File: flow/run.sh
#!/bin/bash
# the make line also repeats each setting of config.mk as NAME=value (left out here)
make -C /OpenROAD-flow-scripts/flow DESIGN_CONFIG=/design/flow/config.mk WORK_HOME=/design/flow/orfs CLKGATE_MAP_FILE= finish
File: flow/config.mk
export PLATFORM = sky130hd
export DESIGN_NAME = vgacontrol
export DESIGN_NICKNAME = vgacontrol
export VERILOG_FILES = /design/flow/design.v
export SDC_FILE = /design/flow/constraint.sdc
export NUM_CORES = 4
export LEC_CHECK = 0
export ABC_AREA = 0
export CAP_MARGIN = 0
export CORE_MARGIN = 2
export CORE_UTILIZATION = 57
export CTS_CLUSTER_DIAMETER = 128
export MIN_ROUTING_LAYER = met1
export PLACE_DENSITY_LB_ADDON = 0.06
export SETUP_SLACK_MARGIN = 0.03
export SLEW_MARGIN = 25
File: flow/constraint.sdc
create_clock -name core_clock -period 2.55 [get_ports {PCLK}]
set_input_delay 0.5100 -clock core_clock [delete_from_list [all_inputs] [get_ports {PCLK}]]
set_output_delay 0.5100 -clock core_clock [all_outputs]
set_load 0.01 [all_outputs]
File: flow/design.v
module clkdivider( input PCLK, input PRESERN, output wire newclk, output wire rise );
reg[1:0] counter;
always@(posedge PCLK)
begin
    if(!PRESERN)
        counter <= 2'd0;
    else
        counter <= counter + 1;
end
assign newclk = counter[1];
assign rise = (counter == 2'b01);
endmodule
module clkdivider_vgaFlash(input PCLK, input PRESERN, output wire newclk, output wire rise );
reg[19:0] counter;
always@(posedge PCLK)
begin
    if(!PRESERN)
        counter <= 20'd0;
    else
        counter <= counter + 1;
end
assign newclk = counter[19];
assign rise = (counter == 20'h7FFFF);
endmodule
module halfclk( input PCLK, input PRESERN, input en, output wire newclk, output wire rise );
reg counter;
always@(posedge PCLK)
begin
    if(!PRESERN)
        counter <= 1'b0;
    else if(en)
        counter <= counter + 1;
end
assign newclk = counter;
assign rise = en & ~counter;
endmodule
module vgacontrol(  
input PCLK, 				 
input PRESERN, 				 
input PSEL, 				 
input PENABLE, 				 
output wire PREADY, 		 
output wire PSLVERR,		 
input PWRITE,				 
input [31:0] PADDR,			 
input wire [31:0] PWDATA,	 
output reg [31:0] PRDATA,	 
output HS, 
output VS, 
output reg vga_R,
output reg vga_G,
output reg vga_B,
input SW,
input SW2,
input SW3
);
assign PSLVERR = 0;
assign PREADY = 1;
reg [31:0] player1;
reg [31:0] player2;
reg [31:0] whichplayer;
reg [31:0] winner;
wire player1_score;
wire player2_score;
wire p1_p;
wire p2_p;
wire p_u;
wire win_out;
wire pwin_out1;
wire pwin_out2;
wire player1_write = (PSEL & PENABLE & PWRITE & (PADDR[11:0] == 12'h104));
wire player2_write = (PSEL & PENABLE & PWRITE & (PADDR[11:0] == 12'h108));
wire whichplayer_write = (PSEL & PENABLE & PWRITE & (PADDR[11:0] == 12'h114));
wire winner_write = (PSEL & PENABLE & PWRITE & (PADDR[11:0] == 12'h118));
wire SWDebounce;
wire SWDebounce2;
wire SWDebounce3;
wire pwin1_out;
wire pwin2_out;
wire quarterclk, quarter_rise;
wire flashclk, flash_rise, half_flash, half_rise, quarter_flash, quarter_flash_rise;
Button_Debouncer db1(PCLK, PRESERN, SW, SWDebounce);
Button_Debouncer db2(PCLK, PRESERN, SW2, SWDebounce2);
Button_Debouncer db3(PCLK, PRESERN, SW3, SWDebounce3);
always @(posedge PCLK) 		 
begin
    if(!PRESERN)
        PRDATA <= 32'd0;
    else if(PADDR[11:0] == 12'h100)
    begin
        PRDATA[31:1] <= 31'h00000000;				 
        PRDATA[0] <= SWDebounce; 	 
    end
    else if(PADDR[11:0] == 12'h104)
    begin				
        PRDATA <= player1;
    end
    else if(PADDR[11:0] == 12'h108)
    begin				
        PRDATA <= player2;
    end
    else if(PADDR[11:0] == 12'h10C)
    begin
        PRDATA[31:1] <= 31'h00000000;				 
        PRDATA[0] <= SWDebounce2; 
    end
    else if(PADDR[11:0] == 12'h114)
    begin				 
        PRDATA <= whichplayer; 
    end
    else if(PADDR[11:0] == 12'h118)
    begin
        PRDATA[31:1] <= 31'h00000000;				 
        PRDATA[0] <= SWDebounce3; 
    end
end
always @(posedge PCLK) 		 
begin
	if(!PRESERN)
    begin
        player1 <= 32'd0;
        player2 <= 32'd0;
        whichplayer <= 32'd0;
        winner <= 32'd0;
    end
    else if(player1_write)
        player1 <= PWDATA;
	else if(player2_write)
        player2 <= PWDATA;
    else if(whichplayer_write)
        whichplayer <= PWDATA;
    else if(winner_write)
        winner <= PWDATA;
end
wire inDisplayArea;
wire [9:0] CounterX;
wire [8:0] CounterY;
hvsync_generator syncgen(.clk(PCLK), .rst(PRESERN), .en(quarter_rise), .vga_h_sync(HS), .vga_v_sync(VS), 
                            .inDisplayArea(inDisplayArea), .CounterX(CounterX), .CounterY(CounterY));
wire border = (CounterX[9:3]==0) || (CounterX[9:3]==79) || (CounterY[8:3]==0) || (CounterY[8:3]==60) || (CounterX[9:3]==40) || (CounterX[9:3]==39);
scoreDraw sd1(player1, player1_score, 32'd16, 32'd22, CounterX, CounterY, 8'd1);
scoreDraw sd2(player2, player2_score, 32'd56, 32'd22, CounterX, CounterY, 8'd1);
pscoreDraw ps1(CounterX, CounterY, 2, 2, 0, p1_p);
pscoreDraw ps2(CounterX, CounterY, 42, 2, 1, p2_p);
whichDraw wd(CounterX, CounterY, whichplayer, p_u);
pwinDraw pw1(PCLK, CounterX, CounterY, 22, 2, 1, pwin1_out);
pwinDraw pw2(PCLK, CounterX, CounterY, 22, 2, 2, pwin2_out);
winnerDraw wn(PCLK, PRESERN, flash_rise, CounterX, CounterY, 10, 40, win_out);
wire R = (winner>0) ? (win_out | ((winner == 1) ? (pwin1_out  | (~win_out&~pwin1_out&flashclk)) : (~win_out&~pwin2_out&flashclk))) : (border | player1_score | player2_score | p1_p);
wire G = (winner>0) ? (win_out | ((winner == 1) ? (~win_out&~pwin1_out&half_flash) : (~win_out&~pwin2_out&half_flash))) : (border | player1_score | player2_score | p_u);
wire B = (winner>0) ? (win_out | ((winner == 2) ? (pwin2_out  | (~win_out&~pwin2_out&quarter_flash)) : (~win_out&~pwin1_out&quarter_flash))) : (border | player1_score | player2_score | p2_p);
clkdivider cd(PCLK, PRESERN, quarterclk, quarter_rise);
clkdivider_vgaFlash cdf(PCLK, PRESERN, flashclk, flash_rise);
halfclk hc1(PCLK, PRESERN, flash_rise, half_flash, half_rise);
halfclk hc2(PCLK, PRESERN, half_rise, quarter_flash, quarter_flash_rise);
always @(posedge PCLK)
begin
  if(!PRESERN)
  begin
    vga_R <= 1'b0;
    vga_G <= 1'b0;
    vga_B <= 1'b0;
  end
  else if(quarter_rise)
  begin
    vga_R <= R & inDisplayArea;
    vga_G <= G & inDisplayArea;
    vga_B <= B & inDisplayArea;
  end
end
endmodule
module hvsync_generator(clk, rst, en, vga_h_sync, vga_v_sync, inDisplayArea, CounterX, CounterY);
input clk;
input rst;
input en;
output vga_h_sync, vga_v_sync;
output inDisplayArea;
output [9:0] CounterX;
output [8:0] CounterY;
reg [9:0] CounterX;
reg [8:0] CounterY;
wire CounterXmaxed = (CounterX==10'h2FF);
always @(posedge clk)
if(!rst)
	CounterX <= 0;
else if(en)
begin
if(CounterXmaxed)
	CounterX <= 0;
else
	CounterX <= CounterX + 1;
end
always @(posedge clk)
if(!rst)
	CounterY <= 0;
else if(en)
begin
if(CounterXmaxed) CounterY <= CounterY + 1;
end
reg	vga_HS, vga_VS;
always @(posedge clk)
if(!rst)
begin
	vga_HS <= 1'b0;
	vga_VS <= 1'b0;
end
else if(en)
begin
	vga_HS <= (CounterX[9:4]==6'h2D);  
	vga_VS <= (CounterY==500);  
end
reg inDisplayArea;
always @(posedge clk)
if(!rst)
	inDisplayArea <= 1'b0;
else if(en)
begin
if(inDisplayArea==0)
	inDisplayArea <= (CounterXmaxed) && (CounterY<480);
else
	inDisplayArea <= !(CounterX==639);
end
assign vga_h_sync = ~vga_HS;
assign vga_v_sync = ~vga_VS;
endmodule
module Button_Debouncer(
input clk,
input rst,  
input PB_in,  
output reg PB_out  
);
    reg [15:0] PB_cnt;  
    reg [1:0] sync;  
    always @(posedge clk)
        sync[1:0] <= {sync[0],~PB_in};
    wire PB_idle = (PB_out==sync[1]);  
    wire PB_cnt_max = &PB_cnt;  
    always @(posedge clk) 
    begin
        if(!rst)
        begin
            PB_cnt <= 16'd0;
            PB_out <= 1'b0;
        end
        else if(PB_idle)
            PB_cnt<= 16'd0;  
        else 
        begin
            PB_cnt<= PB_cnt + 16'd1;  
            if(PB_cnt_max)
            PB_out<= ~PB_out;  
        end
    end
endmodule
module draw(input [31:0]CounterX, input [31:0]CounterY, input [31:0]leftx, input [31:0]rightx, input [31:0]topy, input [31:0]boty, output box);  
    assign box = (((CounterX[9:3]>=leftx) && (CounterX[9:3]<(rightx))) && ((CounterY[8:3]>=topy) && (CounterY[8:3]<(boty))));
endmodule
module numbershift(input [31:0]number, output reg player_shift, input [31:0]x, input [31:0]y, input [31:0]CounterX, input [31:0]CounterY, input [7:0]scale);
    parameter S = 5; parameter C = 16; parameter O = 0; parameter R = 17; parameter E = 18; parameter P = 19; parameter Wl = 20; parameter Wr = 21; parameter N = 22;
    wire box1,box2,box3,box4,box5,box6,box7;    
    draw d1(CounterX, CounterY, x, x+(4 << scale), y, y+(1<<scale), box1);  
    draw d2(CounterX, CounterY, x, x+(4 << scale), y+(8 << scale), y+(8 << scale) + (1 << scale), box2);  
    draw d3(CounterX, CounterY, x, x+(1<<scale), y, y+(4 << scale) + (1 << scale), box3);  
    draw d4(CounterX, CounterY, x, x+(1<<scale), y+(4 << scale), y+(8 << scale) + (1 << scale), box4);  
    draw d5(CounterX, CounterY, x+(4 << scale) - (1 << scale), x+(4 << scale), y, y+(4 << scale) + (1 << scale), box5);  
    draw d6(CounterX, CounterY, x+(4 << scale) - (1 << scale), x+(4 << scale), y+(4 << scale), y+(8 << scale) + (1 << scale), box6);  
    draw d7(CounterX, CounterY, x, x+(4 << scale), y+(4 << scale), y+(4 << scale) + (1 << scale), box7);  
    always @*
    begin
        if(number == 32'd0)
            player_shift = box1 | box2 | box3 | box4 | box5 | box6;
        else if(number == 32'd1)
            player_shift = box3 | box4;
         else if(number == 32'd2)
            player_shift = box1 | box5 | box7 | box4 | box2;
         else if(number == 32'd3)
            player_shift = box1 | box5 | box7 | box6 | box2;
         else if(number == 32'd4)
            player_shift = box3 | box5 | box6 | box7;
         else if(number == 32'd5)
            player_shift = box1 | box2 | box3 | box6 | box7;        
         else if(number == 32'd6)
            player_shift = box1 | box2 | box3 | box4 | box6 | box7;        
         else if(number == 32'd7)
            player_shift = box1 | box5 | box6;        
         else if(number == 32'd8)
            player_shift = box1 | box2 | box3 | box4 | box5 | box6 | box7;        
         else if(number == 32'd9)
            player_shift = box1 | box3 | box5 | box6 | box7;
         else if(number == 32'd16)
            player_shift = box1 | box2 | box3 | box4;
         else if(number == 32'd17)
            player_shift = box1 | box3 | box4;
         else if(number == 32'd18)
            player_shift = box1 | box2 | box3 | box4 | box7;  
         else if(number == 32'd19)
            player_shift = box1 | box3 | box4 | box5 | box7;
         else if(number == 32'd20)
            player_shift = box2 | box3 | box4 | box6;
         else if(number == 32'd21)
            player_shift = box2 | box5 | box6;         
         else if(number == 32'd22)
            player_shift = box1 | box3 | box4 | box5 | box6;
         else
            player_shift = 0;
    end
endmodule
module scoreDraw(input [31:0]number, output reg player_shift, input [31:0]x, input [31:0]y, input [31:0]CounterX, input [31:0]CounterY, input [7:0]scale);
    wire player_shift1, player_shift2, player_shift3;
    numbershift n1(number, player_shift1, x, y, CounterX, CounterY, scale);
    numbershift n2(32'd1, player_shift2, x-5, y, CounterX, CounterY, scale);
    numbershift n3(number-10, player_shift3, x+5, y, CounterX, CounterY, scale);
    always @*
    begin
        if(number < 10 || number >15)
            player_shift = player_shift1;
        else
            player_shift = player_shift2 | player_shift3;
    end
endmodule
module pscoreDraw(input [31:0]CounterX, input [31:0]CounterY, input [31:0]x, input [31:0]y, input player, output player_shift);
    parameter spacing = 5;
    wire p, one_two, s, c, o, r, e;
    numbershift ns1(19, p, x, y, CounterX, CounterY, 0);  
    numbershift ns2(player+1, one_two, x+5, y, CounterX, CounterY, 0);  
    numbershift ns3(5, s, x+12, y, CounterX, CounterY, 0);  
    numbershift ns4(16, c, x+17, y, CounterX, CounterY, 0);  
    numbershift ns5(0, o, x+22, y, CounterX, CounterY, 0);  
    numbershift ns6(17, r, x+27, y, CounterX, CounterY, 0);  
    numbershift ns7(18, e, x+32, y, CounterX, CounterY, 0);  
    assign player_shift = p | one_two | s | c | o | r | e;
endmodule
module winnerDraw(input clk, input rst, input en, input [31:0]CounterX, input [31:0]CounterY, input [31:0]x, input [31:0]y, output win_out);
    wire w1, w2, i, n1, n2, e, r;
    reg tiny;
    always@(posedge clk)
    begin
        if(!rst)
            tiny <= 1'b0;
        else if(en)
            tiny <= ~tiny;
    end
    numbershift ns1(20, w1, x, y, CounterX, CounterY, 1);  
    numbershift ns2(21, w2, x+7, y, CounterX, CounterY, 1);  
    numbershift ns3(1, i, x+20, y, CounterX, CounterY, 1);  
    numbershift ns4(22, n1, x+26, y, CounterX, CounterY, 1);  
    numbershift ns5(22, n2, x+36, y, CounterX, CounterY, 1);  
    numbershift ns6(18, e, x+46, y, CounterX, CounterY, 1);  
    numbershift ns7(17, r, x+56, y, CounterX, CounterY, 1);  
    assign win_out = (w1 | w2 | i | n1 | n2 | e | r) & tiny;
endmodule
module pwinDraw(input clk, input [31:0]CounterX, input [31:0]CounterY, input [31:0]x, input [31:0]y, input [31:0]winner, output pwin_out);
    parameter spacing = 5;
    wire p, num;
    numbershift ns1(19, p, x, y, CounterX, CounterY, 2);  
    numbershift ns2(winner, num, x+24, y, CounterX, CounterY, 2);  
    assign pwin_out = (p | num);
endmodule
module whichDraw(input [31:0]CounterX, input [31:0]CounterY, input [31:0]player, output underline);
    wire box1, box2;
    draw d1(CounterX, CounterY, 2, 38, 12, 13, box1);
    draw d2(CounterX, CounterY, 43, 78, 12, 13, box2);
    assign underline = (player[0]) ? box2: box1;
endmodule
==> deck_impl_summary.md, run 1 <==
Key Metrics from the Run

Setup path
  • Critical path buffers and inverters: 2
  • Crit-path max FO: 10
  • Reg-to-Reg End: vga_G$_SDFFE_PN0N_
  • CP top delay family: AND-OR/OR-AND gates
  • WP depth: 11
  • CP Launch Point: syncgen.CounterY[7]$_SDFFE_PN0P_
  • CP peak stage delay: approximately 0.34 ns
  • Worst reg-to-reg setup slack: -0.37 ns
  • Slowest CP cell: dfxtp_2
  • Crit. End Element: flop
  • Crit path top cell by count: or3_1
  • Req. time, crit path: about 3.0 ns
  • R2R Path Start: syncgen.CounterY[7]$_SDFFE_PN0P_
  • Critical path cell sequence: nor2b_1 > buf_6 > a22o_4 > or3_1 > a31o_1 > or3_1 > a311o_1 > a2111oi_2 > buf_4 > and4_1 > o22ai_1
  • Crit Path Category: flop to flop
  • Reg2Reg Depth: 11
  • Startpoint types: flop
  • Crit path to: vga_G$_SDFFE_PN0N_
  • Critical Path AT: 3.37 ns

Global route
  • Largest net degree at the start of global routing: 101
  • Global-route wire length before repair: between 80000 and 90000 µm
  • Grt ovf: 0
  • Vias in the first global route: 15400
  • Total GRT Usage: between 30% and 40%
  • Initial antenna violation count: 1

Routing
  • Wire per inst: ~20 µm
  • Drt total wl: ~51000 µm
  • Ant. Diodes: 0
  • Drt drc: 0
  • DRT Pass-1 Iters: 9
  • Antenna viol nets, final: 0
  • Vias per inst: just over 6
  • Vias post-DR: approximately 16000
  • Initial DRC count: between 1500 and 2000

STA
  • Period minus WS final: about 2.9 ns
  • Final Cycle Share: 114%
  • Post-route setup TNS: -0.946 ns
  • Unrepaired setup endpoints after global routing: true
  • Final setup fails: 3
  • Final Hold Vio Count: 0
  • Max Clk Rate: between 300 and 400 MHz
  • Clk_skew: approximately 0.035 ns
  • Pins over their slew limit: 0
  • Hold_ws: ~0.33 ns
  • Worst Tran Pin Value: roughly 0.58 ns
  • Max-Slew Margin vs Limit: 60.8%
  • Post-route setup slack: -0.369 ns

Pwr
  • Clock net power: 4.30 mW
  • Power share of the clock group: 49.0%
  • NetSw: a little under 2 mW
  • Sequential cell power: 4.20 mW
  • Part of the power in registers: 47.8%
  • Sw frac: between 20% and 30%
  • Pwr dens: 453 mW/mm²
  • Top pwr grp: the clock network
  • Comb power frac: under 10%
  • Worst vdd ir: ~0.65 mV
  • Leak Pwr: ~7.2 nW
  • Comb pwr: around 0.28 mW
  • Power Internal: slightly below 7 mW

Min path
  • Hold Path Depth: 0
  • Hold endpoint: db2.sync[1]$_DFF_P_
  • Hold Path Class: flop to flop
  • Worst Hold Launch: db2.sync[0]$_DFF_P_

Floorplanning
  • Chip area: approximately 0.027 mm²
  • Chip height: approximately 160 µm
  • Number of primary I/O pins: around 110
  • Die width: ~160 µm
  • FP Util: between 50% and 60%
  • Core ar.: 0.0250 mm²
  • Site Rows: roughly 58

Finish
  • Area growth from synthesis to layout: 34.5%
  • Fin area: a little under 0.02 mm²
  • Fill cell count: approximately 1800
  • Nets: ~2300
  • Post-Layout Cell Count: 2553
  • Sequential cell area: 0.00536 mm²
  • Logic area: about 0.0089 mm²

CTS
  • Post-cts hold buffer count: 0
  • Clock latency (worst-skew pair): 0.58 ns
  • CTS tree: yes
  • Num CTS Buffers: 28
  • CTS H-tree lvls: 1
  • CTS sink count: approximately 270
  • Register clock-pin slew on the reported worst setup and hold paths: approximately 0.07 ns
  • Clock root cell: clkbuf_16
  • Clock buffer depth: 3

Synthesis
  • Async S/R FF share, synth: 0%
  • Distinct lib cells: 86
  • Synth top cell by count: nand2_1
  • Leading area contributor after synthesis: dfxtp_1
  • Syn. warnings: ~43
  • Post-synth net total: 1951
  • Yosys chip area: around 0.014 mm²
  • Top cells by count, synth: nand2_1 (389), dfxtp_1 (267), a21boi_0 (134)
  • Post-Syn Instances: 1869
  • Yosys cell count: 1869
  • Top cells, area: dfxtp_1 (37%), nand2_1 (10%), a21boi_0 (7.0%)
  • XOR Share, Synth: a little under 5%
  • Yosys reg bits: 267
  • Yosys aoi share: ~22%
  • Post-synth EDFFs: 0
  • Commonest flop: dfxtp_1
  • Synth mux share: approximately 1.0%
  • Post-Syn Area: ~0.014 mm²
  • Post-synth seq share: between 30% and 40%
  • Mean Syn Cell Area: just under 8 µm²
  • Largest non-sequential cell family by area: simple AND/OR/NAND/NOR gates
  • Adder Area Share: 0.866%
  • Simple share: between 20% and 30%
  • Top cell area share: 37.0%

Placed design
  • DP Area: between 0.015 and 0.02 mm²
  • Placed Instances: between 2000 and 2500
  • RePlAce Congestion: ~1
  • Detailed Place HPWL: ~37000 µm
  • Port buffer count: 88

Job
  • Max-cap viol count: 0
  • Tool Warnings: between 50 and 60

Outcome
  • Layout Check Fail Reasons: negative setup slack
  • Status: complete, but fails checks
## metal layers
| metal | GRT usage, % | share of wire, % | wire [µm] |
|---|---|---|---|
| met1 | 47.6 | 40 | 20800 |
| met2 | 62.5 | 47 | 24100 |
| met3 | 7.39 | 9.0 | 4650 |
| met4 | 15.9 | 3.8 | 1960 |
| met5 | 0 | 0.025 | 13 |
## cell type report
type                            count  area share (%)
Clock buffer                       35            3.90
Tap cell                          330            2.13
Inverter                           29           0.560
Timing Repair Buffer              439            18.9
Clock inverter                     15            1.09
Multi-Input combinational cell   1438            45.8
Sequential cell                   267            27.6
## stage by stage
step / util (%) / power (mW) / setup slack (ns)
after CTS: 76.9 / 8.80 / -0.348
after global placement: 72.0 / 4.57 / -0.593
after global routing: 77.6 / 8.99 / -0.477
after floorplan: - / 4.41 / -0.0784
after detailed placement: 72.0 / 4.57 / -0.645
final: 77.6 / 8.79 / -0.369
## what timing repair did
action,4_1_cts,5_1_grt
hold endpoints to repair,0,0
gates resized,53,35
setup buffers,3,6
setup endpoints to repair,6,10
pin swaps,11,8
==> run 2: changes to the inputs <==
ABC_AREA = 1   (was 0)
CAP_MARGIN = 20   (was 0)
CELL_PAD_IN_SITES_DETAIL_PLACEMENT = 2   (was not set)
CORE_UTILIZATION = 37   (was 57)
CTS_CLUSTER_DIAMETER = 137   (was 128)
CTS_CLUSTER_SIZE = 20   (was not set)
GPL_TIMING_DRIVEN = 1   (was not set)
MAX_ROUTING_LAYER = met5   (was not set)
MIN_ROUTING_LAYER = not set   (was met1)
PLACE_DENSITY_LB_ADDON = 0.21   (was 0.06)
SETUP_SLACK_MARGIN = 0.45   (was 0.03)
SLEW_MARGIN = 20   (was 25)
TNS_END_PERCENT = 35   (was not set)
clock period = 6.94 ns   (was 2.55 ns; I/O delays follow)
==> run 2 against run 1 <==
Net effect:
- the run now finishes clean
- register-to-register slack improved by 3.1 ns
- global-route usage fell by 2.0 points
- critical endpoint is now player2[26]$_SDFFE_PN0P_
- clock skew rose by 0.0092 ns
- flip-flop count did not move
- clock power fell by 76%
- critical path depth fell by 1
- worst hold slack improved by 0.020 ns
- sequential power fell by 63%
- core utilization fell by 35 points
- via count rose by 16%
- clock-buffer cell count fell by 18
- wire length rose by 55%
- largest power group is now registers
==> deck_impl_summary.md, run 2 <==
Key Metrics from the Run

Outcome
  • Status: timing/DRC/antenna clean

STA
  • Post-route setup TNS: 0 ns (+0.946 ns)
  • Final setup fails: 0 (-3)
  • Final Hold Vio Count: 0 (unchanged)
  • Final Cycle Share: 71.9% (-43 points)
  • Hold_ws: 0.348 ns (+0.0200 ns)
  • Max Clk Rate: 200 MHz
  • Clk_skew: 0.0442 ns (+0.00920 ns)
  • Max-Slew Margin vs Limit: 34.5% (-26 points)
  • Pins over their slew limit: 0 (unchanged)
  • Worst Tran Pin Value: 0.972 ns (+0.392 ns)
  • Period minus WS final: 4.99 ns
  • Unrepaired setup endpoints after global routing: false

Routing
  • Antenna viol nets, final: 0 (unchanged)
  • Vias per inst: 6.16 (-0.11%)
  • Drt total wl: 79600 µm (+55%)
  • Vias post-DR: 18300 (+16%)
  • Drt drc: 0 (unchanged)
  • Initial DRC count: 1472 (-16%)
  • DRT Pass-1 Iters: 5 (-4)
  • Wire per inst: 26.8 µm (+33%)

Finish
  • Nets: 2515 (+10%)
  • Area growth from synthesis to layout: 12.1%

Min path
  • Worst Hold Launch: db3.sync[0]$_DFF_P_
  • Hold Path Depth: 0 (unchanged)
  • Hold endpoint: db3.sync[1]$_DFF_P_
  • Hold Path Class: flop to flop

Synthesis
  • Post-Syn Instances: 2381 (+27%)
  • XOR Share, Synth: 1.02% (-3.9 points)
  • Mean Syn Cell Area: 6.50 µm² (-16%)
  • Largest non-sequential cell family by area: simple AND/OR/NAND/NOR gates
  • Synth top cell by count: nand2_1
  • Post-synth seq share: 34.5% (-2.5 points)
  • Post-synth EDFFs: 0 (unchanged)
  • Top cells, area: dfxtp_1 (35%), nand2_1 (9.5%), nor2_1 (9.2%)
  • Leading area contributor after synthesis: dfxtp_1
  • Distinct lib cells: 62 (-28%)
  • Simple share: 32.4% (+3.1 points)
  • Async S/R FF share, synth: 0% (unchanged)
  • Syn. warnings: 43 (unchanged)
  • Commonest flop: dfxtp_1
  • Adder Area Share: 0.808% (-0.058 points)
  • Yosys chip area: 0.0155 mm² (+7.2%)
  • Synth mux share: 0% (-1.0 points)
  • Yosys reg bits: 267 (unchanged)
  • Top cells by count, synth: nand2_1 (390), nor2_1 (378), inv_1 (324)
  • Yosys aoi share: 20.6% (-1.9 points)
  • Top cell area share: 34.5% (-2.5 points)
  • Post-Syn Area: 0.0155 mm² (+7.2%)
  • Post-synth net total: 2463 (+26%)
  • Yosys cell count: 2381 (+27%)

Setup path
  • Reg2Reg Depth: 21 (+10)
  • Crit path to: player2[26]$_SDFFE_PN0P_
  • Worst reg-to-reg setup slack: 2.74 ns (+3.11 ns)
  • Req. time, crit path: 7.30 ns (+4.30 ns)
  • Crit Path Category: input pin to flop
  • CP Launch Point: PADDR[8]
  • Reg-to-Reg End: vga_B$_SDFFE_PN0N_
  • Slowest CP cell: nor2_4
  • Crit-path max FO: 35 (+25)
  • CP top delay family: simple AND/OR/NAND/NOR gates
  • Crit. End Element: flop
  • Critical path buffers and inverters: 4 (+2)
  • WP depth: 10 (-1)
  • Critical path cell sequence: clkdlybuf4s50_1 > inv_1 > nor4_2 > inv_1 > nor2_1 > nand2_1 > nor2_4 > buf_4 > nor2_1 > a211oi_1
  • R2R Path Start: player1[1]$_SDFFE_PN0P_
  • CP peak stage delay: 0.69 ns (+0.35 ns)
  • Critical Path AT: 5.35 ns (+1.98 ns)
  • Startpoint types: input pin

Pwr
  • Leak Pwr: 7.07 nW (-2.2%)
  • Power Internal: 2.03 mW (-70%)
  • Part of the power in registers: 57.0% (+9.2 points)
  • Sw frac: 25.2% (+3.0 points)
  • Clock net power: 1.05 mW (-76%)
  • Worst vdd ir: 0.149 mV (-77%)
  • Comb power frac: 4.4% (+1.2 points)
  • Top pwr grp: registers
  • Overall power: 2.71 mW (-69%)
  • Comb pwr: 0.118 mW (-58%)
  • NetSw: 0.683 mW (-65%)
  • Power share of the clock group: 38.6% (-10 points)
  • Sequential cell power: 1.54 mW (-63%)
  • Pwr dens: 156 mW/mm² (-66%)

Global route
  • Total GRT Usage: 35.6% (-2.0 points)
  • Grt ovf: 0 (unchanged)
  • Global-route wire length before repair: 122000 µm (+52%)
  • Largest net degree at the start of global routing: 59 (-42%)
  • Initial antenna violation count: 2 (+1)
  • Vias in the first global route: 20600 (+34%)

CTS
  • Clock buffer depth: 3 (unchanged)
  • Num CTS Buffers: 17 (-39%)
  • Clock root cell: clkbuf_16
  • Post-cts hold buffer count: 0 (unchanged)
  • Clock latency (worst-skew pair): 0.55 ns (-0.03 ns)
  • CTS tree: yes
  • CTS H-tree lvls: 1 (unchanged)
  • CTS sink count: 267 (unchanged)
  • Register clock-pin slew on the reported worst setup and hold paths: 0.09 ns (+0.02 ns)
  • Resize count post-CTS: 0 (-100%)
  • # Post-CTS Setup Buffers: 0 (-3)

Floorplanning
  • Die width: 209 µm (+28%)
  • Core ar.: 0.0411 mm² (+64%)
  • Site Rows: 74 (+28%)
  • FP Util: 37.7% (-20 points)
  • Chip height: 209 µm (+28%)
  • Chip area: 0.0435 mm² (+63%)
  • Number of primary I/O pins: 111 (unchanged)

Placed design
  • RePlAce Congestion: 0.942 (-5.6%)
  • Detailed Place HPWL: 55500 µm (+51%)
  • Port buffer count: 88 (unchanged)

Job
  • Tool Warnings: 47 (-9.6%)
  • Max-cap viol count: 0 (unchanged)
[run 2: final cells by class]
type                       instances  area [µm²]
sequential                       267        5350
clock buffer                      17         425
clock inverter                     1        16.3
timing repair buffer             105        1000
tap                              532         666
multi-input combinational       1684        8550
inverter                         358        1350
antenna                            1        2.50
fill                            4951       23800
[run 2: per-stage QoR]
| step | utilization [%] | std cells | setup WS [ns] | cell area [µm²] |
|---|---|---|---|---|
| 2_1_floorplan | - | 2381 | 3.70 | 15500 |
| 3_3_place_gp | 41.1 | 2946 | 1.96 | 16900 |
| 3_5_place_dp | 41.1 | 2946 | 1.22 | 16900 |
| 4_1_cts | 42.2 | 2964 | 1.69 | 17300 |
| 5_1_grt | 42.2 | 2964 | 1.95 | 17400 |
| 6_report | 42.2 | 2965 | 1.95 | 17400 |
[run 2: per-layer routing]
metal / global-route usage [%] / vias up / wire [µm]
met5: 0 / - / 13
met4: 21.2 / 2 / 5030
met3: 5.20 / 381 / 4370
met2: 65.2 / 813 / 40300
met1: 39.0 / 9083 / 29900
li1: - / 7976 / -
==> run 3: changes to the inputs <==
CELL_PAD_IN_SITES_DETAIL_PLACEMENT = not set   (was 2)
CORE_UTILIZATION = 68   (was 37)
CTS_CLUSTER_DIAMETER = not set   (was 137)
CTS_CLUSTER_SIZE = not set   (was 20)
GPL_TIMING_DRIVEN = not set   (was 1)
MAX_ROUTING_LAYER = not set   (was met5)
PLACE_DENSITY = 0.6   (was not set)
PLACE_DENSITY_LB_ADDON = not set   (was 0.21)
SETUP_SLACK_MARGIN = not set   (was 0.45)
TNS_END_PERCENT = not set   (was 35)
clock period = 5.73 ns   (was 6.94 ns; I/O delays follow)
==> run 3 against run 2 <==
Net effect:
- worst hold slack lost 0.015 ns
- first-iteration DRC count is 53% higher
- worst setup slack got worse by 0.36 ns
- total power is 44% higher
- clock-buffer cell count up 19
- still clean on timing, DRC and antenna
- sequential share of layout area is 0.25 points lower
==> deck_impl_summary.md, run 3 <==
Key Metrics from the Run

Setup path
  • Worst reg-to-reg setup slack: 1.95 ns (-0.79 ns)
  • Critical path buffers and inverters: 4 (unchanged)
  • Req. time, crit path: 6.18 ns (-1.12 ns)
  • Critical path cell sequence: clkdlybuf4s50_1 > inv_1 > nor4_1 > inv_1 > nor2_1 > nand2_1 > nor2_4 > buf_4 > nor2_1 > a211oi_1
  • Crit-path max FO: 40 (+14%)
  • Reg2Reg Depth: 24 (+14%)
  • CP peak stage delay: 0.73 ns (+0.04 ns)
  • Crit. End Element: flop
  • WP depth: 10 (unchanged)
  • CP Launch Point: PADDR[8]
  • Slowest CP cell: nor2_4
  • CP top delay family: simple AND/OR/NAND/NOR gates
  • Startpoint types: input pin
  • Crit path to: player2[7]$_SDFFE_PN0P_
  • Reg-to-Reg End: vga_B$_SDFFE_PN0N_
  • Critical Path AT: 4.58 ns (-0.77 ns)
  • R2R Path Start: player1[1]$_SDFFE_PN0P_
  • Crit Path Category: input pin to flop

Pwr
  • Comb pwr: 0.131 mW (+10%)
  • Leak Pwr: 7.29 nW (+3.2%)
  • Pwr dens: 222 mW/mm² (+42%)
  • Sequential cell power: 1.87 mW (+21%)
  • Sw frac: 22.9% (-2.3 points)
  • Part of the power in registers: 48.2% (-8.8 points)
  • Power share of the clock group: 48.5% (+9.9 points)
  • Power Internal: 3.00 mW (+48%)
  • Clock net power: 1.88 mW (+79%)
  • Worst vdd ir: 0.332 mV (+120%)
  • NetSw: 0.890 mW (+30%)
  • Comb power frac: 3.4% (-1.0 points)
  • Top pwr grp: the clock network

Floorplanning
  • Die width: 155 µm (-26%)
  • Number of primary I/O pins: 111 (unchanged)
  • Chip height: 155 µm (-26%)
  • Core ar.: 0.0225 mm² (-45%)
  • Site Rows: 55 (-26%)
  • Chip area: 0.0240 mm² (-45%)
  • FP Util: 68.8% (+31 points)

STA
  • Max Clk Rate: between 200 and 250 MHz
  • Worst Tran Pin Value: 1.13 ns (+0.157 ns)
  • Final Hold Vio Count: 0 (unchanged)
  • Final setup fails: 0 (unchanged)
  • Post-route setup TNS: 0 ns (unchanged)
  • Final Cycle Share: 72.2% (+0.26 points)
  • Unrepaired setup endpoints after global routing: false
  • Pins over their slew limit: 0 (unchanged)
  • Max-Slew Margin vs Limit: 24.2% (-10 points)
  • Period minus WS final: approximately 4.1 ns
  • Clk_skew: 0.0175 ns (-0.0267 ns)

CTS
  • # Post-CTS Setup Buffers: 0 (unchanged)
  • Resize count post-CTS: 0 (unchanged)
  • Num CTS Buffers: 28 (+11)
  • Clock root cell: clkbuf_16
  • CTS H-tree lvls: 1 (unchanged)
  • Post-cts hold buffer count: 0 (unchanged)
  • Register clock-pin slew on the reported worst setup and hold paths: 0.06 ns (-0.03 ns)
  • CTS tree: yes
  • Clock buffer depth: 3 (unchanged)
  • CTS sink count: 267 (unchanged)
  • Clock latency (worst-skew pair): 0.55 ns (about the same)

Synthesis
  • Yosys aoi share: 20.6% (unchanged)
  • Mean Syn Cell Area: 6.50 µm² (unchanged)
  • Yosys chip area: 0.0155 mm² (unchanged)
  • Synth top cell by count: nand2_1
  • Yosys reg bits: 267 (unchanged)
  • Yosys cell count: 2381 (unchanged)
  • Adder Area Share: 0.808% (unchanged)
  • Post-synth EDFFs: 0 (unchanged)
  • Top cells, area: dfxtp_1 (35%), nand2_1 (9.5%), nor2_1 (9.2%)
  • Top cells by count, synth: nand2_1 (390), nor2_1 (378), inv_1 (324)
  • XOR Share, Synth: 1.02% (unchanged)
  • Post-synth net total: 2463 (unchanged)
  • Post-Syn Area: 0.0155 mm² (unchanged)
  • Async S/R FF share, synth: 0% (unchanged)
  • Leading area contributor after synthesis: dfxtp_1
  • Simple share: 32.4% (unchanged)
  • Synth mux share: 0% (unchanged)
  • Post-Syn Instances: 2381 (unchanged)
  • Largest non-sequential cell family by area: simple AND/OR/NAND/NOR gates
  • Commonest flop: dfxtp_1
  • Syn. warnings: 43 (unchanged)
  • Top cell area share: 34.5% (unchanged)
  • Distinct lib cells: 62 (unchanged)
  • Post-synth seq share: 34.5% (unchanged)

Min path
  • Hold Path Depth: 0 (unchanged)
  • Worst Hold Launch: db3.sync[0]$_DFF_P_
  • Hold Path Class: flop to flop
  • Hold endpoint: db3.sync[1]$_DFF_P_

Global route
  • Initial antenna violation count: 0 (-2)
  • Largest net degree at the start of global routing: 85 (+44%)
  • Total GRT Usage: 42.2% (+6.6 points)
  • Vias in the first global route: 17000 (-17%)
  • Global-route wire length before repair: 83800 µm (-31%)
  • Grt ovf: 0 (unchanged)

Routing
  • Met2 wire length: 23700 µm (-41%)
  • Initial DRC count: 2258 (+53%)
  • Ant. Diodes: 0 (-1)
  • Drt total wl: 52200 µm (-34%)
  • Top Metal Used: met4
  • DRT Pass-1 Iters: 8 (+3)
  • Met1 wire length: 19400 µm (-35%)
  • Drt drc: 0 (unchanged)
  • Vias per inst: 6.45 (+4.8%)
  • Met3 WL: 6120 µm (+40%)
  • Antenna viol nets, final: 0 (unchanged)
  • Wire per inst: 19.0 µm (-29%)
  • Vias post-DR: 17700 (-2.9%)

Placed design
  • Detailed Place HPWL: 34600 µm (-38%)
  • Placed Instances: 2694 (-8.6%)
  • RePlAce Congestion: 1.01 (+7.2%)
  • Port buffer count: 88 (unchanged)

Outcome
  • Status: timing/DRC/antenna clean

Finish
  • Post-Layout Cell Count: 2746 (-7.4%)
  • Area growth from synthesis to layout: 13.0%
  • Nets: 2521 (+0.24%)

Job
  • Max-cap viol count: 0 (unchanged)
  • Tool Warnings: 49 (+4.3%)
run 3: metal layers:
metal / vias up / track usage [%]
met1: 8030 / 53.5
met4: 0 / 20.6
li1: 8033 / -
met5: - / 0
met2: 1334 / 70.3
met3: 326 / 6.71
run 3: per-stage QoR:
step	total power, mW	worst slack (ns)	cell area, µm²	hold WS (ns)	utilization (%)
2_1_floorplan	1.97	2.73	15500	0.310	-
3_3_place_gp	2.03	1.42	16500	0.315	73.5
3_5_place_dp	2.03	1.23	16500	0.313	73.5
4_1_cts	3.86	1.72	17500	0.334	77.7
5_1_grt	3.95	1.48	17500	0.338	77.8
6_report	3.89	1.60	17500	0.334	77.8
run 3: layout make-up:
| class | count | area (µm²) |
|---|---|---|
| Multi-Input combinational cell | 1684 | 8530 |
| Timing Repair Buffer | 100 | 966 |
| Fill cell | 1496 | 5000 |
| Clock inverter | 16 | 149 |
| Sequential cell | 267 | 5350 |
| Inverter | 358 | 1350 |
| Clock buffer | 36 | 802 |
| Tap cell | 285 | 357 |
==> run 4: changes to the inputs <==
ABC_AREA = not set   (was 1)
CORE_UTILIZATION = 66   (was 68)
clock period = 6.26 ns   (was 5.73 ns; I/O delays follow)
==> run 4 against run 3 <==
Net effect:
- still clean
- clock-buffer cell count rose by 2
- total power fell by 10%
- clock skew rose by 0.0095 ns
- global-route usage fell by 6.6 points
- cell count fell by 21%
- worst hold slack got worse by 0.0072 ns
- via count fell by 20%
- first-iteration DRC count fell by 26%
- combinational power fell by 19%
- core utilization fell by 2.4 points
==> deck_impl_summary.md, run 4 <==
Key Metrics from the Run

Outcome
  • Status: timing/DRC/antenna clean

Setup path
  • R2R Path Start: player1[1]$_SDFFE_PN0P_
  • WP depth: 10 (unchanged)
  • Reg2Reg Depth: 10 (-58%)
  • Crit. End Element: flop
  • CP top delay family: simple AND/OR/NAND/NOR gates
  • Critical path buffers and inverters: 1 (-3)
  • Crit Path Category: flop to flop
  • Startpoint types: flop
  • Worst reg-to-reg setup slack: 2.12 ns (+0.17 ns)
  • Crit-path max FO: 28 (-30%)
  • Crit path to: vga_G$_SDFFE_PN0N_
  • Req. time, crit path: 6.65 ns (+0.47 ns)
  • Critical Path AT: 4.52 ns (-0.06 ns)
  • Reg-to-Reg End: vga_G$_SDFFE_PN0N_
  • CP Launch Point: player1[1]$_SDFFE_PN0P_
  • Slowest CP cell: dfxtp_1
  • Critical path cell sequence: inv_1 > ha_1 > xnor2_1 > nand2b_1 > or4_1 > a211oi_1 > or4bb_1 > a2111oi_0 > and4_1 > o22ai_1
  • CP peak stage delay: 0.95 ns (+0.22 ns)

CTS
  • CTS H-tree lvls: 1 (unchanged)
  • Clock buffer depth: 3 (unchanged)
  • Clock latency (worst-skew pair): 0.56 ns (about the same)
  • Register clock-pin slew on the reported worst setup and hold paths: 0.06 ns (about the same)
  • CTS sink count: 267 (unchanged)
  • Post-cts hold buffer count: 0 (unchanged)
  • CTS tree: yes
  • Clock root cell: clkbuf_16
  • # Post-CTS Setup Buffers: 0 (unchanged)
  • Num CTS Buffers: 26 (-7.1%)
  • Resize count post-CTS: 0 (unchanged)

Floorplanning
  • Chip height: 152 µm (-1.9%)
  • Chip area: 0.0231 mm² (-3.8%)
  • Die width: 152 µm (-1.9%)
  • FP Util: 66.8% (-2.0 points)
  • Number of primary I/O pins: 111 (unchanged)
  • Core ar.: 0.0216 mm² (-3.9%)
  • Site Rows: 54 (-1.8%)

Synthesis
  • Yosys chip area: 0.0144 mm² (-6.7%)
  • Mean Syn Cell Area: 7.73 µm² (+19%)
  • Simple share: 29.2% (-3.1 points)
  • Yosys reg bits: 267 (unchanged)
  • Post-Syn Area: 0.0144 mm² (-6.7%)
  • Top cells, area: dfxtp_1 (37%), nand2_1 (10%), a21boi_0 (7.0%)
  • Largest non-sequential cell family by area: simple AND/OR/NAND/NOR gates
  • Top cells by count, synth: nand2_1 (389), dfxtp_1 (267), a21boi_0 (134)
  • Adder Area Share: 0.866% (+0.058 points)
  • Top cell area share: 37.0% (+2.5 points)
  • Leading area contributor after synthesis: dfxtp_1
  • Post-synth net total: 1951 (-21%)
  • Post-synth seq share: 37.0% (+2.5 points)
  • Commonest flop: dfxtp_1
  • Synth mux share: 1.01% (+1.0 points)
  • Distinct lib cells: 86 (+39%)
  • Async S/R FF share, synth: 0% (unchanged)
  • Synth top cell by count: nand2_1
  • Yosys aoi share: 22.5% (+1.9 points)
  • XOR Share, Synth: 4.91% (+3.9 points)
  • Post-Syn Instances: 1869 (-22%)
  • Post-synth EDFFs: 0 (unchanged)
  • Syn. warnings: 43 (unchanged)
  • Yosys cell count: 1869 (-22%)

Global route
  • Grt ovf: 0 (unchanged)
  • Total GRT Usage: 35.6% (-6.6 points)
  • Largest net degree at the start of global routing: 132 (+55%)
  • Global-route wire length before repair: 69000 µm (-18%)
  • Vias in the first global route: 13500 (-21%)
  • Initial antenna violation count: 0 (unchanged)

Finish
  • Fill cell count: 1666 (+11%)
  • Post-Layout Cell Count: 2173 (-21%)
  • Nets: 1956 (-22%)
  • Area growth from synthesis to layout: 12.8%

Routing
  • Drt drc: 0 (unchanged)
  • Vias post-DR: 14300 (-20%)
  • Initial DRC count: 1665 (-26%)
  • Antenna viol nets, final: 0 (unchanged)
  • Wire per inst: 19.9 µm (+4.5%)
  • Vias per inst: 6.56 (+1.7%)
  • DRT Pass-1 Iters: 6 (-2)
  • Drt total wl: 43100 µm (-17%)
  • Ant. Diodes: 0 (unchanged)

STA
  • Post-route setup TNS: 0 ns (unchanged)
  • Max-Slew Margin vs Limit: 27.4% (+3.3 points)
  • Pins over their slew limit: 0 (unchanged)
  • Clk_skew: 0.0269 ns (+0.00948 ns)
  • Final Hold Vio Count: 0 (unchanged)
  • Max Clk Rate: between 200 and 250 MHz
  • Final Cycle Share: 66.1% (-6.0 points)
  • Unrepaired setup endpoints after global routing: false
  • Worst Tran Pin Value: 1.09 ns (-0.0402 ns)
  • Final setup fails: 0 (unchanged)
  • Period minus WS final: a little over 4 ns

Pwr
  • Worst vdd ir: 0.228 mV (-31%)
  • Power share of the clock group: 47.7% (-0.8 points)
  • Sequential cell power: 1.71 mW (-9%)
  • Comb pwr: 0.106 mW (-19%)
  • Comb power frac: 3.1% (-0.3 points)
  • Sw frac: 21.1% (-1.8 points)
  • NetSw: 0.735 mW (-17%)
  • Pwr dens: 214 mW/mm² (-3.8%)
  • Part of the power in registers: 49.2% (+1.0 points)
  • Leak Pwr: 5.42 nW (-26%)
  • Power Internal: 2.75 mW (-8.4%)
  • Top pwr grp: registers
  • Clock net power: 1.66 mW (-12%)

Placed design
  • Placed Instances: 2126 (-21%)
  • Detailed Place HPWL: 29000 µm (-16%)
  • Port buffer count: 88 (unchanged)
  • RePlAce Congestion: 1.03 (+1.8%)

Min path
  • Hold endpoint: db1.sync[1]$_DFF_P_
  • Hold Path Depth: 0 (unchanged)
  • Hold Path Class: flop to flop
  • Worst Hold Launch: db1.sync[0]$_DFF_P_

Job
  • Tool Warnings: 51 (+4.1%)
  • Max-cap viol count: 0 (unchanged)
## run 4: final cells by class
class	count	area (µm²)	share of cell area, %
Clock buffer	38	816	5.01
Clock inverter	9	124	0.760
Inverter	29	109	0.668
Multi-Input combinational cell	1438	8490	52.1
Sequential cell	267	5350	32.8
Tap cell	280	350	2.15
Timing Repair Buffer	112	1060	6.50
## run 4: layer usage
| metal | part of all wire [%] | vias to the layer above | track usage (%) |
|---|---|---|---|
| met5 | 0 | - | 0 |
| met4 | 5.1 | 0 | 18.7 |
| met3 | 7.5 | 152 | 4.22 |
| met2 | 47 | 718 | 59.4 |
| met1 | 40 | 6707 | 45.5 |
| li1 | - | 6683 | - |
## run 4: stage by stage
step	area (µm²)	hold WS [ns]	util, %	total power [mW]	setup slack, ns
floorplan	14400	0.310	-	1.80	3.21
global placement	15400	0.313	71.0	1.85	2.20
detailed placement	15400	0.313	71.0	1.86	2.08
CTS	16300	0.327	75.4	3.49	2.26
global route	16300	0.331	75.4	3.56	1.94
finish	16300	0.327	75.4	3.48	2.12
==> run 5: changes to the inputs <==
ABC_AREA = 0   (was not set)
CAP_MARGIN = 0   (was 20)
CORE_UTILIZATION = 72   (was 66)
CTS_CLUSTER_DIAMETER = 128   (was not set)
CTS_CLUSTER_SIZE = 41   (was not set)
MIN_ROUTING_LAYER = met1   (was not set)
PLACE_DENSITY = not set   (was 0.6)
PLACE_DENSITY_LB_ADDON = 0.27   (was not set)
SETUP_SLACK_MARGIN = 0.12   (was not set)
SLEW_MARGIN = 25   (was 20)
clock period = 2.93 ns   (was 6.26 ns; I/O delays follow)
==> run 5 against run 4 <==
Net effect:
- the run now fails in global routing (5_1_grt)
- synthesized area stayed put
- synthesized cell count stayed put
- die area is 8.1% lower
==> deck_impl_summary.md, run 5 <==
Flow Results at a Glance

Outcome
  • Status: stopped before the end
  • Last stage: global routing (5_1_grt)
  • Tool error: [ERROR GRT-0232] Routing congestion too high. Check the congestion heatmap in the GUI.

Global route
  • Total GRT Usage: a little over two thirds
  • Grt ovf: 10

Floorplanning
  • FP Util: 73.7% (+6.9 points)
  • Number of primary I/O pins: 111 (unchanged)
  • Core ar.: 0.0196 mm² (-9.4%)
  • Die width: 146 µm (-4.1%)
  • Chip area: 0.0212 mm² (-8.1%)
  • Chip height: 146 µm (-4.1%)
  • Site Rows: 51 (-5.6%)

CTS
  • Num CTS Buffers: 10 (-62%)
  • Clock root cell: clkbuf_16
  • CTS sink count: 267 (unchanged)
  • CTS H-tree lvls: 1 (unchanged)
  • Clock buffer depth: 3 (unchanged)

Placed design
  • RePlAce Congestion: 1.11 (+8.3%)
  • Port buffer count: 88 (unchanged)
  • Detailed Place HPWL: 35000 µm (+20%)

Synthesis
  • Largest non-sequential cell family by area: simple AND/OR/NAND/NOR gates
  • Top cell area share: 37.0% (unchanged)
  • Yosys aoi share: 22.5% (unchanged)
  • Leading area contributor after synthesis: dfxtp_1
  • Async S/R FF share, synth: 0% (unchanged)
  • Syn. warnings: 43 (unchanged)
  • Simple share: 29.2% (unchanged)
  • Post-synth net total: 1951 (unchanged)
  • Adder Area Share: 0.866% (unchanged)
  • Synth mux share: 1.01% (unchanged)
  • Post-synth EDFFs: 0 (unchanged)
  • Post-Syn Area: 0.0144 mm² (unchanged)
  • Yosys reg bits: 267 (unchanged)
  • Yosys chip area: 0.0144 mm² (unchanged)
  • Top cells, area: dfxtp_1 (37%), nand2_1 (10%), a21boi_0 (7.0%)
  • XOR Share, Synth: 4.91% (unchanged)
  • Yosys cell count: 1869 (unchanged)
  • Post-synth seq share: 37.0% (unchanged)
  • Post-Syn Instances: 1869 (unchanged)
  • Distinct lib cells: 86 (unchanged)
  • Commonest flop: dfxtp_1
  • Top cells by count, synth: nand2_1 (389), dfxtp_1 (267), a21boi_0 (134)
  • Mean Syn Cell Area: 7.73 µm² (unchanged)
  • Synth top cell by count: nand2_1
run 5: through the flow:
stage	total power, mW	setup WS (ns)	instances	instance area (µm²)	util, %
3_3_place_gp	3.97	-0.131	2305	16900	86.1
3_5_place_dp	3.97	-0.220	2305	16900	86.1
2_1_floorplan	3.84	0.191	1869	14400	-
4_1_cts	5.72	0.0253	2328	17600	89.8
run 5: layer usage:
layer	GRT overflow	GRT usage [%]
met5	0	20.0
met4	7	65.2
met3	0	54.6
met2	2	89.4
met1	1	68.4
run 5: repair_timing:
item / CTS
pin swaps: 26
hold buffers: 0
endpoints found under the setup margin: 6
gates resized: 87
endpoints found under the hold margin: 0
setup buffers: 11
==> run 6: changes to the inputs <==
CAP_MARGIN = 20   (was 0)
CTS_CLUSTER_DIAMETER = 102   (was 128)
CTS_CLUSTER_SIZE = 15   (was 41)
MIN_ROUTING_LAYER = not set   (was met1)
PLACE_DENSITY = 0.95   (was not set)
PLACE_DENSITY_LB_ADDON = not set   (was 0.27)
SETUP_SLACK_MARGIN = not set   (was 0.12)
SLEW_MARGIN = 20   (was 25)
clock period = 4.31 ns   (was 2.93 ns; I/O delays follow)
==> run 6 against run 5 <==
Net effect:
- the run now finishes clean
- synthesized area unchanged
- synthesized cell count unchanged
- die area unchanged
==> deck_impl_summary.md, run 6 <==
Key Metrics from the Run

Finish
  • Nets: 1969
  • Area growth from synthesis to layout: 11.1%
  • Final core occ: between 80% and 90%
  • Fill cell count: between 1000 and 1500
  • Logic area: approximately 0.0085 mm²
  • Sequential cell area: roughly 0.0053 mm²

Routing
  • Vias per inst: 7.34
  • Initial DRC count: 2860
  • Antenna viol nets, final: 0
  • Vias post-DR: about 16000
  • DRT Pass-1 Iters: 12
  • Drt drc: 0
  • Drt total wl: between 50000 and 60000 µm
  • Wire per inst: approximately 24 µm

CTS
  • # Post-CTS Setup Buffers: 0 (-11)
  • CTS tree: yes
  • Register clock-pin slew on the reported worst setup and hold paths: around 0.07 ns
  • CTS sink count: 267 (unchanged)
  • CTS H-tree lvls: 1 (unchanged)
  • Clock root cell: clkbuf_16
  • Clock buffer depth: 3 (unchanged)
  • Num CTS Buffers: 21 (+11)
  • Resize count post-CTS: 0 (-100%)
  • Post-cts hold buffer count: 0 (unchanged)
  • Clock latency (worst-skew pair): approximately 0.52 ns

Synthesis
  • Synth mux share: 1.01% (unchanged)
  • Yosys reg bits: 267 (unchanged)
  • Post-Syn Instances: 1869 (unchanged)
  • Syn. warnings: 43 (unchanged)
  • Post-synth EDFFs: 0 (unchanged)
  • Leading area contributor after synthesis: dfxtp_1
  • Distinct lib cells: 86 (unchanged)
  • Mean Syn Cell Area: 7.73 µm² (unchanged)
  • Yosys chip area: 0.0144 mm² (unchanged)
  • Async S/R FF share, synth: 0% (unchanged)
  • Top cell area share: 37.0% (unchanged)
  • Top cells, area: dfxtp_1 (37%), nand2_1 (10%), a21boi_0 (7.0%)
  • Top cells by count, synth: nand2_1 (389), dfxtp_1 (267), a21boi_0 (134)
  • Adder Area Share: 0.866% (unchanged)
  • XOR Share, Synth: 4.91% (unchanged)
  • Synth top cell by count: nand2_1
  • Post-synth net total: 1951 (unchanged)
  • Largest non-sequential cell family by area: simple AND/OR/NAND/NOR gates
  • Yosys cell count: 1869 (unchanged)
  • Simple share: 29.2% (unchanged)
  • Commonest flop: dfxtp_1
  • Post-Syn Area: 0.0144 mm² (unchanged)
  • Post-synth seq share: 37.0% (unchanged)
  • Yosys aoi share: 22.5% (unchanged)

Pwr
  • Pwr dens: 275 mW/mm²
  • Comb pwr: between 0.15 and 0.2 mW
  • Comb power frac: roughly 3.8%
  • Worst vdd ir: 0.357 mV
  • NetSw: 0.969 mW
  • Sequential cell power: between 2 and 2.5 mW
  • Power Internal: between 3 and 4 mW
  • Clock net power: around 1.8 mW
  • Sw frac: around 22%
  • Top pwr grp: registers
  • Power share of the clock group: approximately two fifths
  • Part of the power in registers: about 56%
  • Leak Pwr: approximately 5.3 nW

Setup path
  • Crit path to: vga_G$_SDFFE_PN0N_
  • R2R Path Start: syncgen.CounterX[5]$_SDFFE_PN0N_
  • Crit-path max FO: 19
  • Critical path buffers and inverters: 0
  • Reg2Reg Depth: 9
  • WP depth: 9
  • Critical path cell sequence: nor2b_1 > nor3_1 > or3_1 > a31o_1 > or3_1 > a311o_1 > a2111oi_0 > and4_1 > o22ai_1
  • CP top delay family: simple AND/OR/NAND/NOR gates
  • Crit path top cell by count: or3_1
  • Startpoint types: flop
  • Critical Path AT: 4.16 ns
  • Crit Path Category: flop to flop
  • Reg-to-Reg End: vga_G$_SDFFE_PN0N_
  • CP peak stage delay: roughly 0.71 ns
  • Worst reg-to-reg setup slack: 0.55 ns
  • Crit. End Element: flop
  • Slowest CP cell: dfxtp_1
  • Req. time, crit path: approximately 4.7 ns
  • CP Launch Point: syncgen.CounterX[5]$_SDFFE_PN0N_

STA
  • Final Cycle Share: roughly 87%
  • Worst Tran Pin Value: slightly above 1 ns
  • Pins over their slew limit: 0
  • Max Clk Rate: about 270 MHz
  • Max-Slew Margin vs Limit: approximately 30%
  • Clk_skew: between 0.02 and 0.025 ns
  • Period minus WS final: 3.76 ns
  • Post-route setup TNS: 0 ns
  • Final Hold Vio Count: 0
  • Final setup fails: 0
  • Unrepaired setup endpoints after global routing: false

Global route
  • Total GRT Usage: about 47%
  • Largest net degree at the start of global routing: between 100 and 150
  • Vias in the first global route: about 15000
  • Grt ovf: 0
  • Global-route wire length before repair: between 80000 and 90000 µm
  • Initial antenna violation count: 3

Floorplanning
  • Core ar.: 0.0196 mm² (unchanged)
  • Site Rows: 51 (unchanged)
  • Number of primary I/O pins: 111 (unchanged)
  • Die width: 146 µm (unchanged)
  • Chip height: 146 µm (unchanged)
  • Chip area: 0.0212 mm² (unchanged)
  • FP Util: 73.7% (unchanged)

Placed design
  • Detailed Place HPWL: 32200 µm (-7.9%)
  • Port buffer count: 88 (unchanged)
  • RePlAce Congestion: 1.01 (-9.0%)

Min path
  • Hold Path Depth: 0
  • Hold Path Class: flop to flop
  • Worst Hold Launch: db1.sync[0]$_DFF_P_
  • Hold endpoint: db1.sync[1]$_DFF_P_

Job
  • Tool Warnings: 49
  • Max-cap viol count: 0

Outcome
  • Status: timing/DRC/antenna clean
[run 6: per-layer routing]
metal	wire length, µm	track usage, %	up-vias
met1	18000	57.6	7227
met2	23300	76.2	1499
met5	0	0	-
li1	-	-	6685
met3	6570	9.91	418
met4	4090	29.9	0
[run 6: layout make-up]
| cell class | count | area share (%) |
|---|---|---|
| antenna | 3 | 0.0468 |
| clock buffer | 23 | 3.38 |
| clock inverter | 1 | 0.0546 |
| inverter | 29 | 0.678 |
| multi-input combinational | 1438 | 52.9 |
| sequential | 267 | 33.3 |
| tap | 265 | 2.07 |
| timing repair buffer | 130 | 7.52 |
[run 6: per-stage QoR]
step	instance area (µm²)	cells	setup WS, ns	hold WS [ns]	power (mW)
CTS	16000	2153	0.635	0.341	4.38
floorplan	14400	1869	1.57	0.310	2.61
detailed placement	15500	2129	0.654	0.318	2.70
global placement	15500	2129	0.665	0.311	2.69
finish	16000	2156	0.553	0.344	4.41
global route	16000	2156	0.372	0.345	4.48
==> run 7: changes to the inputs <==
ABC_AREA = not set   (was 0)
CTS_CLUSTER_DIAMETER = 52   (was 102)
CTS_CLUSTER_SIZE = 41   (was 15)
PLACE_DENSITY = not set   (was 0.95)
PLACE_DENSITY_LB_ADDON = 0.25   (was not set)
SETUP_SLACK_MARGIN = 0.49   (was not set)
clock period = 3.45 ns   (was 4.31 ns; I/O delays follow)
==> run 7 against run 6 <==
Net effect:
- the run now fails in global routing (5_1_grt)
- synthesized area unchanged
- die area unchanged
- synthesized cell count unchanged
==> deck_impl_summary.md, run 7 <==
Flow Results at a Glance

Synthesis
  • Yosys cell count: 1869 (unchanged)
  • Top cells by count, synth: nand2_1 (389), dfxtp_1 (267), a21boi_0 (134)
  • Distinct lib cells: 86 (unchanged)
  • Post-synth EDFFs: 0 (unchanged)
  • Mean Syn Cell Area: 7.73 µm² (unchanged)
  • Synth mux share: 1.01% (unchanged)
  • Leading area contributor after synthesis: dfxtp_1
  • Largest non-sequential cell family by area: simple AND/OR/NAND/NOR gates
  • Post-Syn Area: 0.0144 mm² (unchanged)
  • Async S/R FF share, synth: 0% (unchanged)
  • Yosys chip area: 0.0144 mm² (unchanged)
  • Top cell area share: 37.0% (unchanged)
  • Commonest flop: dfxtp_1
  • Syn. warnings: 43 (unchanged)
  • Post-synth seq share: 37.0% (unchanged)
  • XOR Share, Synth: 4.91% (unchanged)
  • Adder Area Share: 0.866% (unchanged)
  • Synth top cell by count: nand2_1
  • Post-Syn Instances: 1869 (unchanged)
  • Yosys reg bits: 267 (unchanged)
  • Yosys aoi share: 22.5% (unchanged)
  • Simple share: 29.2% (unchanged)
  • Top cells, area: dfxtp_1 (37%), nand2_1 (10%), a21boi_0 (7.0%)
  • Post-synth net total: 1951 (unchanged)

CTS
  • Clock buffer depth: 3 (unchanged)
  • Clock root cell: clkbuf_16
  • CTS sink count: 267 (unchanged)
  • Post-cts hold buffer count: 0 (unchanged)
  • Num CTS Buffers: 24 (+14%)
  • CTS H-tree lvls: 1 (unchanged)

Placed design
  • Port buffer count: 88 (unchanged)
  • Detailed Place HPWL: 35300 µm (+9.4%)
  • DP Area: 0.0160 mm² (+3.6%)
  • RePlAce Congestion: 1.10 (+8.8%)

Floorplanning
  • Site Rows: 51 (unchanged)
  • FP Util: 73.7% (unchanged)
  • Number of primary I/O pins: 111 (unchanged)
  • Core ar.: 0.0196 mm² (unchanged)
  • Die width: 146 µm (unchanged)
  • Chip height: 146 µm (unchanged)
  • Chip area: 0.0212 mm² (unchanged)

Outcome
  • Last stage: global routing (5_1_grt)
  • Status: stopped before the end
[run 7: repair_timing]
| action | 4_1_cts |
|---|---|
| endpoints found under the setup margin | 6 |
| resized | 55 |
| setup buffers | 7 |
| pin swaps | 14 |
| endpoints found under the hold margin | 0 |
[run 7: stage by stage]
| stage | setup WS [ns] | instances |
|---|---|---|
| after floorplan | 0.711 | 1869 |
| after global placement | 0.221 | 2202 |
| after detailed placement | 0.0640 | 2202 |
| after CTS | 0.472 | 2253 |
==> run 8: changes to the inputs <==
ABC_AREA = 1   (was not set)
CELL_PAD_IN_SITES_DETAIL_PLACEMENT = 2   (was not set)
CORE_ASPECT_RATIO = 1.4   (was not set)
CORE_UTILIZATION = 34   (was 72)
CTS_CLUSTER_DIAMETER = not set   (was 52)
CTS_CLUSTER_SIZE = not set   (was 41)
GPL_ROUTABILITY_DRIVEN = 1   (was not set)
MAX_ROUTING_LAYER = met5   (was not set)
PLACE_DENSITY = 0.91   (was not set)
PLACE_DENSITY_LB_ADDON = not set   (was 0.25)
SETUP_SLACK_MARGIN = 0.24   (was 0.49)
SLEW_MARGIN = 40   (was 20)
TNS_END_PERCENT = 15   (was not set)
clock period = 3.1 ns   (was 3.45 ns; I/O delays follow)
==> run 8 against run 7 <==
Net effect:
- the flow again stops in global routing (5_1_grt)
- die area up 120%
- synthesized cell count up 27%
- synthesized area up 7.2%
==> deck_impl_summary.md, run 8 <==
Flow Results at a Glance

CTS
  • Clock buffer depth: 3 (unchanged)
  • CTS H-tree lvls: 1 (unchanged)
  • Clock root cell: clkbuf_16
  • CTS sink count: 267 (unchanged)
  • Post-cts hold buffer count: 0 (unchanged)
  • Num CTS Buffers: 26 (+8.3%)

Placed design
  • RePlAce Congestion: 1.03 (-6.3%)
  • Port buffer count: 88 (unchanged)
  • Detailed Place HPWL: 103000 µm (+190%)

Synthesis
  • Distinct lib cells: 62 (-28%)
  • Syn. warnings: 43 (unchanged)
  • Post-Syn Instances: 2381 (+27%)
  • Leading area contributor after synthesis: dfxtp_1
  • Top cells, area: dfxtp_1 (35%), nand2_1 (9.5%), nor2_1 (9.2%)
  • Top cell area share: 34.5% (-2.5 points)
  • Adder Area Share: 0.808% (-0.058 points)
  • Post-synth EDFFs: 0 (unchanged)
  • Async S/R FF share, synth: 0% (unchanged)
  • Post-synth seq share: 34.5% (-2.5 points)
  • XOR Share, Synth: 1.02% (-3.9 points)
  • Post-Syn Area: 0.0155 mm² (+7.2%)
  • Commonest flop: dfxtp_1
  • Synth mux share: 0% (-1.0 points)
  • Yosys cell count: 2381 (+27%)
  • Yosys aoi share: 20.6% (-1.9 points)
  • Yosys reg bits: 267 (unchanged)
  • Simple share: 32.4% (+3.1 points)
  • Post-synth net total: 2463 (+26%)
  • Synth top cell by count: nand2_1
  • Top cells by count, synth: nand2_1 (390), nor2_1 (378), inv_1 (324)
  • Largest non-sequential cell family by area: simple AND/OR/NAND/NOR gates
  • Yosys chip area: 0.0155 mm² (+7.2%)
  • Mean Syn Cell Area: 6.50 µm² (-16%)

Floorplanning
  • Chip area: 0.0473 mm² (+120%)
  • FP Util: 34.4% (-39 points)
  • Site Rows: 92 (+80%)
  • Core ar.: 0.0450 mm² (+130%)
  • Die width: 184 µm (+27%)
  • Chip height: 257 µm (+76%)
  • Number of primary I/O pins: 111 (unchanged)

Global route
  • Grt ovf: 686
  • Total GRT Usage: between 70% and 80%

Outcome
  • Status: stopped before the end
  • Last stage: global routing (5_1_grt)
  • Tool error: [ERROR GRT-0116] Global routing finished with congestion. Check the congestion regions in the DRC Viewer.
run 8: layer usage:
layer  overflow  GRT usage, %
met5          4          34.6
met4        210          74.4
met3         30          61.2
met2        431          92.9
met1         11          75.9
run 8: what timing repair did:
action                     CTS
buffers inserted            30
setup endpoints to repair  100
gates resized              186
pin swaps                   51
run 8: stage by stage:
step	instance area [µm²]	worst slack, ns	utilization, %	hold WS [ns]	std cells
after floorplan	15500	0.333	-	0.310	2381
after global placement	18600	-0.0749	41.3	0.312	3222
after detailed placement	18600	-1.43	41.3	0.338	3222
after CTS	20400	-0.875	45.2	0.358	3300
No activity file was given, so power comes from the tool's default toggle rates.
